==> inputs of run M <==
==> flow/design.v (excerpt) <==
module fft16 (
    input  wire              clk,
    input  wire              rst_n,
    input  wire              start,
    input  wire signed [8:0] din_i,
    input  wire signed [8:0] din_q,
    output wire              ready,
    output wire              dout_valid,
    output wire signed [8:0] dout_i,
    output wire signed [8:0] dout_q
);
export LEC_CHECK = 0
export CAP_MARGIN = 20
export CORE_MARGIN = 2
export CORE_UTILIZATION = 46
export CTS_CLUSTER_SIZE = 91
export SLEW_MARGIN = 15
create_clock -name core_clock -period 10.0 [get_ports {clk}]
run.sh (not shown) runs the stock make flow with config.mk's settings and CLKGATE_MAP_FILE=.
==> inputs of run D, as changes to run M <==
--- a/flow/config.mk
+++ b/flow/config.mk
@@ -7,6 +7,7 @@
 export LEC_CHECK = 0
 export CAP_MARGIN = 20
 export CORE_MARGIN = 2
-export CORE_UTILIZATION = 46
-export CTS_CLUSTER_SIZE = 91
-export SLEW_MARGIN = 15
+export CORE_UTILIZATION = 72
+export CTS_CLUSTER_SIZE = 97
+export SETUP_SLACK_MARGIN = 1.83
+export SLEW_MARGIN = 20
==> flow/constraint.sdc (replaced) <==
create_clock -name core_clock -period 8.09 [get_ports {clk}]
set_input_delay 1.6180 -clock core_clock [delete_from_list [all_inputs] [get_ports {clk}]]
set_output_delay 1.6180 -clock core_clock [all_outputs]
set_load 0.01 [all_outputs]
==> impl_metrics.py <==
# Metrics from the implementation run
metrics = {
    "critical_path": {
        "reg2reg_to": "u_fft.radix2_U0.out1_q_reg[4]$_DFFE_PN0P_",
        "crit_slowest_cell": "fa_1",
        "crit_buf_inv": 9,
    },
    "finish": {
        "nFillCells": 10000,
        "regArea_mm2": 0.0215,
    },
    "run_status": {
        "status": "timing/DRC/antenna clean",
    },
    "floorplan": {
        "die_area_mm2": 0.118,
    },
    "route": {
        "drt_pass1_iterations": 7,
    },
}
That was run M.
==> impl_metrics.py <==
# Metrics from the implementation run
metrics = {
    "sta": {
        "setup_ws_ns": -2.83,
        "setup_viol": 36,
    },
    "run_status": {
        "so_faults": "setup timing",
        "status": "finished with violations",
    },
    "finish": {
        "regArea_mm2": 0.0215,
        "nFillCells": 2492,
    },
    "critical_path": {
        "reg2reg_to": "u_fft.radix2_U0.out2_i_reg[6]$_DFFE_PN0P_",
        "crit_buf_inv": 8,
    },
}
That was run D.

* * *

==> job 6567: inputs <==
fft16 again, from the RTL that the note above started with.
export LEC_CHECK = 0
export ABC_AREA = 1
export CAP_MARGIN = 35
export CELL_PAD_IN_SITES_DETAIL_PLACEMENT = 2
export CORE_MARGIN = 8
export CORE_UTILIZATION = 28
export GPL_ROUTABILITY_DRIVEN = 1
export GPL_TIMING_DRIVEN = 1
export MAX_ROUTING_LAYER = met4
export MIN_ROUTING_LAYER = met2
export PLACE_DENSITY_LB_ADDON = 0.28
export SETUP_SLACK_MARGIN = -0.36
export SLEW_MARGIN = 0
create_clock -name core_clock -period 7.49 [get_ports {clk}]
==> job 9020: changes against job 6567 <==
Settings changed: ABC_AREA 1 to default, CAP_MARGIN 35 to 20, CELL_PAD_IN_SITES_DETAIL_PLACEMENT 2 to default, CORE_MARGIN 8 to 2, CORE_UTILIZATION 28 to 40, GPL_ROUTABILITY_DRIVEN 1 to default, GPL_TIMING_DRIVEN 1 to default, MAX_ROUTING_LAYER met4 to default, MIN_ROUTING_LAYER met2 to default, PLACE_DENSITY_LB_ADDON 0.28 to default, SETUP_SLACK_MARGIN -0.36 to default, SLEW_MARGIN 0 to 20.
==> flow/constraint.sdc (replaced) <==
create_clock -name core_clock -period 10.0 [get_ports {clk}]
set_input_delay 2.0000 -clock core_clock [delete_from_list [all_inputs] [get_ports {clk}]]
set_output_delay 2.0000 -clock core_clock [all_outputs]
set_load 0.01 [all_outputs]
==> summary of the runs <==
Job 6567 ran to the end with violations: negative setup slack. Job 9020 finished clean.
Against job 9020, the critical path depth of job 6567 is higher by 13.
Against job 9020, the via count of job 6567 is larger by about 80%.
Register-to-register slack: job 9020 is higher than job 6567 (3.1 ns).
In job 9020 the fmax is higher than in job 6567, by about 6%.

* * *

==> inputs of v30 <==
Starting RTL as in the previous note.
clock: 13.9 ns
lec_check: 0
abc_area: 1
cap_margin: 20
cell_pad_in_sites_detail_placement: 0
core_aspect_ratio: 1.04
core_margin: 2
core_utilization: 72
cts_cluster_size: 14
gpl_routability_driven: 1
place_density_lb_addon: 0.27
setup_slack_margin: -0.55
slew_margin: 20
==> v27: changes against v30 <==
Settings changed: ABC_AREA 1 to not set, CELL_PAD_IN_SITES_DETAIL_PLACEMENT 0 to not set, CORE_ASPECT_RATIO 1.04 to not set, CTS_CLUSTER_SIZE 14 to 47, GPL_ROUTABILITY_DRIVEN 1 to not set, PLACE_DENSITY_LB_ADDON 0.27 to not set, SETUP_SLACK_MARGIN -0.55 to not set.
==> flow/constraint.sdc (replaced) <==
create_clock -name core_clock -period 9.58 [get_ports {clk}]
set_input_delay 1.9160 -clock core_clock [delete_from_list [all_inputs] [get_ports {clk}]]
set_output_delay 1.9160 -clock core_clock [all_outputs]
set_load 0.01 [all_outputs]
==> v21: changes against v30 <==
Settings changed: ABC_AREA 1 to not set, CELL_PAD_IN_SITES_DETAIL_PLACEMENT 0 to not set, CORE_ASPECT_RATIO 1.04 to not set, CTS_CLUSTER_SIZE 14 to not set, GPL_ROUTABILITY_DRIVEN 1 to not set, PLACE_DENSITY_LB_ADDON 0.27 to not set, SETUP_SLACK_MARGIN -0.55 to -0.58.
==> flow/constraint.sdc (replaced) <==
create_clock -name core_clock -period 6.0 [get_ports {clk}]
set_input_delay 1.2000 -clock core_clock [delete_from_list [all_inputs] [get_ports {clk}]]
set_output_delay 1.2000 -clock core_clock [all_outputs]
set_load 0.01 [all_outputs]
==> comparison <==
v27 produced a layout that fails on setup timing. v30 finished clean. v21 ended with an error in global routing (5_1_grt). Via count: v27 is larger than v30 (3.5%). In sequential cell count, v30 and v27 do not differ. Against v30, the wire length of v27 is larger by about 20%. In v21 the die size is smaller than in v30, by 3.1%. Between v27 and v30, the lower hold slack is in v27 (gap 16 ps).

* * *

==> inputs of run a <==
fft16 again, from the RTL that the note above started with.
==> flow/config.mk <==
export PLATFORM = sky130hd
export DESIGN_NAME = fft16
export DESIGN_NICKNAME = fft16
export VERILOG_FILES = /design/flow/design.v
export SDC_FILE = /design/flow/constraint.sdc
export NUM_CORES = 4
export LEC_CHECK = 0
export ABC_AREA = 1
export CAP_MARGIN = 5
export CORE_MARGIN = 2
export CORE_UTILIZATION = 72
export CTS_CLUSTER_DIAMETER = 127
export PLACE_DENSITY = 0.66
export SETUP_SLACK_MARGIN = -0.28
export SLEW_MARGIN = 25
==> flow/constraint.sdc <==
create_clock -name core_clock -period 9.2 [get_ports {clk}]
set_input_delay 1.8400 -clock core_clock [delete_from_list [all_inputs] [get_ports {clk}]]
set_output_delay 1.8400 -clock core_clock [all_outputs]
set_load 0.01 [all_outputs]
==> run b: changes against run a <==
ABC_AREA = default   (was 1)
CAP_MARGIN = 20   (was 5)
CORE_UTILIZATION = 70   (was 72)
CTS_CLUSTER_DIAMETER = default   (was 127)
PLACE_DENSITY = default   (was 0.66)
SETUP_SLACK_MARGIN = default   (was -0.28)
SLEW_MARGIN = 20   (was 25)
==> flow/constraint.sdc (replaced) <==
create_clock -name core_clock -period 7.16 [get_ports {clk}]
set_input_delay 1.4320 -clock core_clock [delete_from_list [all_inputs] [get_ports {clk}]]
set_output_delay 1.4320 -clock core_clock [all_outputs]
set_load 0.01 [all_outputs]
==> run c: changes against run a <==
CELL_PAD_IN_SITES_DETAIL_PLACEMENT = 0   (was default)
CORE_ASPECT_RATIO = 0.83   (was default)
CTS_CLUSTER_DIAMETER = default   (was 127)
GPL_ROUTABILITY_DRIVEN = 1   (was default)
PLACE_DENSITY = 0.35   (was 0.66)
SETUP_SLACK_MARGIN = -0.55   (was -0.28)
SLEW_MARGIN = 20   (was 25)
==> flow/constraint.sdc (replaced) <==
create_clock -name core_clock -period 12.4 [get_ports {clk}]
set_input_delay 2.4800 -clock core_clock [delete_from_list [all_inputs] [get_ports {clk}]]
set_output_delay 2.4800 -clock core_clock [all_outputs]
set_load 0.01 [all_outputs]
==> qor summary <==
| metric | run a | run b | run c |
|---|---|---|---|
| Setup Buffers After CTS | 44 | - | 0 |
| Setup WS pre-CTS | -0.726 ns | -2.80 ns | 0.989 ns |
| Post-detailed-placement cell area | 62000 um2 | 61600 um2 | 56500 um2 |
| Sinks on the clock net | 744 | - | 744 |
| Status | did not finish | did not finish | timing/DRC/antenna clean |
| Failing step | global routing (5_1_grt) | clock tree synthesis (4_1_cts) | - |
| Number of buffers added by the clock tree synthesis step | 74 | - | 71 |
| Die H | 279 um | 279 um | 255 um |
| Syn_nets | 6722 | 5646 | 6722 |
| Mean instance size in the synthesized netlist | 9.26 um2 | 11.0 um2 | 9.26 um2 |
| Core Region | 74800 um2 | 74600 um2 | 74700 um2 |
| Share of the yosys chip area belonging to registers | 39.4% | 40.6% | 39.4% |
| Share of Yosys cell area claimed by the top area cell type | 31.7% | 32.7% | 31.7% |
| Post-synthesis share of cell area spent on and, or, nand and nor gates | 17.8% | 11.4% | 17.8% |
| Number of buffers on the longest clock path | 3 | - | 3 |
| Count of instances resized after the clock tree is built | 181 | - | 0 |
| Number of distinct library cell variants in the gate-level netlist after synthesis | 70 | 107 | 70 |
| Total cells reported by yosys after synthesis | 5897 | 4821 | 5897 |
| Row cnt | 100 | 100 | 91 |

* * *

==> inputs of indigo <==
fft16 again, from the RTL that the note above started with.
clock: 6.75 ns
lec_check: 0
cap_margin: 20
core_margin: 2
core_utilization: 68
cts_cluster_size: 98
place_density: 0.36
slew_margin: 20
tns_end_percent: 30
==> ember: changes against indigo <==
==> flow/config.mk (replaced) <==
export PLATFORM = sky130hd
export DESIGN_NAME = fft16
export DESIGN_NICKNAME = fft16
export VERILOG_FILES = /design/flow/design.v
export SDC_FILE = /design/flow/constraint.sdc
export NUM_CORES = 4
export LEC_CHECK = 0
export ABC_AREA = 0
export CAP_MARGIN = 20
export CELL_PAD_IN_SITES_DETAIL_PLACEMENT = 0
export CORE_MARGIN = 2
export CORE_UTILIZATION = 65
export GPL_ROUTABILITY_DRIVEN = 1
export SETUP_SLACK_MARGIN = -0.55
export SLEW_MARGIN = 20
==> flow/constraint.sdc (replaced) <==
create_clock -name core_clock -period 9.36 [get_ports {clk}]
set_input_delay 1.8720 -clock core_clock [delete_from_list [all_inputs] [get_ports {clk}]]
set_output_delay 1.8720 -clock core_clock [all_outputs]
set_load 0.01 [all_outputs]
==> comparison <==
- indigo finished but fails on setup timing. ember finished but fails on setup timing.
- Wire length: ember is lower than indigo (about 6%).
- In count of clock-buffer cells in the layout, ember and indigo do not differ.
- Between indigo and ember, the lower core utilization is in ember (gap 6.0 points).
- Sequential cell count is the same in ember and indigo.
==> figures <==
Comb gates: indigo 3,264; ember 3,265
Fraction of standard cell area that is sequential: indigo 32.2%; ember 33.2%
Area used by multi-input combinational logic: indigo 31,200 um2; ember 30,200 um2
Required time reported for the critical path endpoint: indigo 7.25 ns; ember 9.90 ns
Total Negative Setup Slacks: indigo -96.54 ns; ember -8.24 ns
Status: indigo finished with violations; ember finished with violations
Reasons for failing layout checks: indigo setup timing; ember setup timing
Signal arrival time at the worst endpoint: indigo 10.27 ns; ember 10.33 ns
End-of-flow core utilization: indigo 86.4%; ember 80.4%
Number of global-route vias before repair: indigo 43,533; ember 40,317
Worst Path Buf+Inv: indigo 6; ember 7
Reg-to-Reg Start: indigo u_fft.ctrl_U0.current_state[1]; ember u_fft.ctrl_U0.current_state[2]
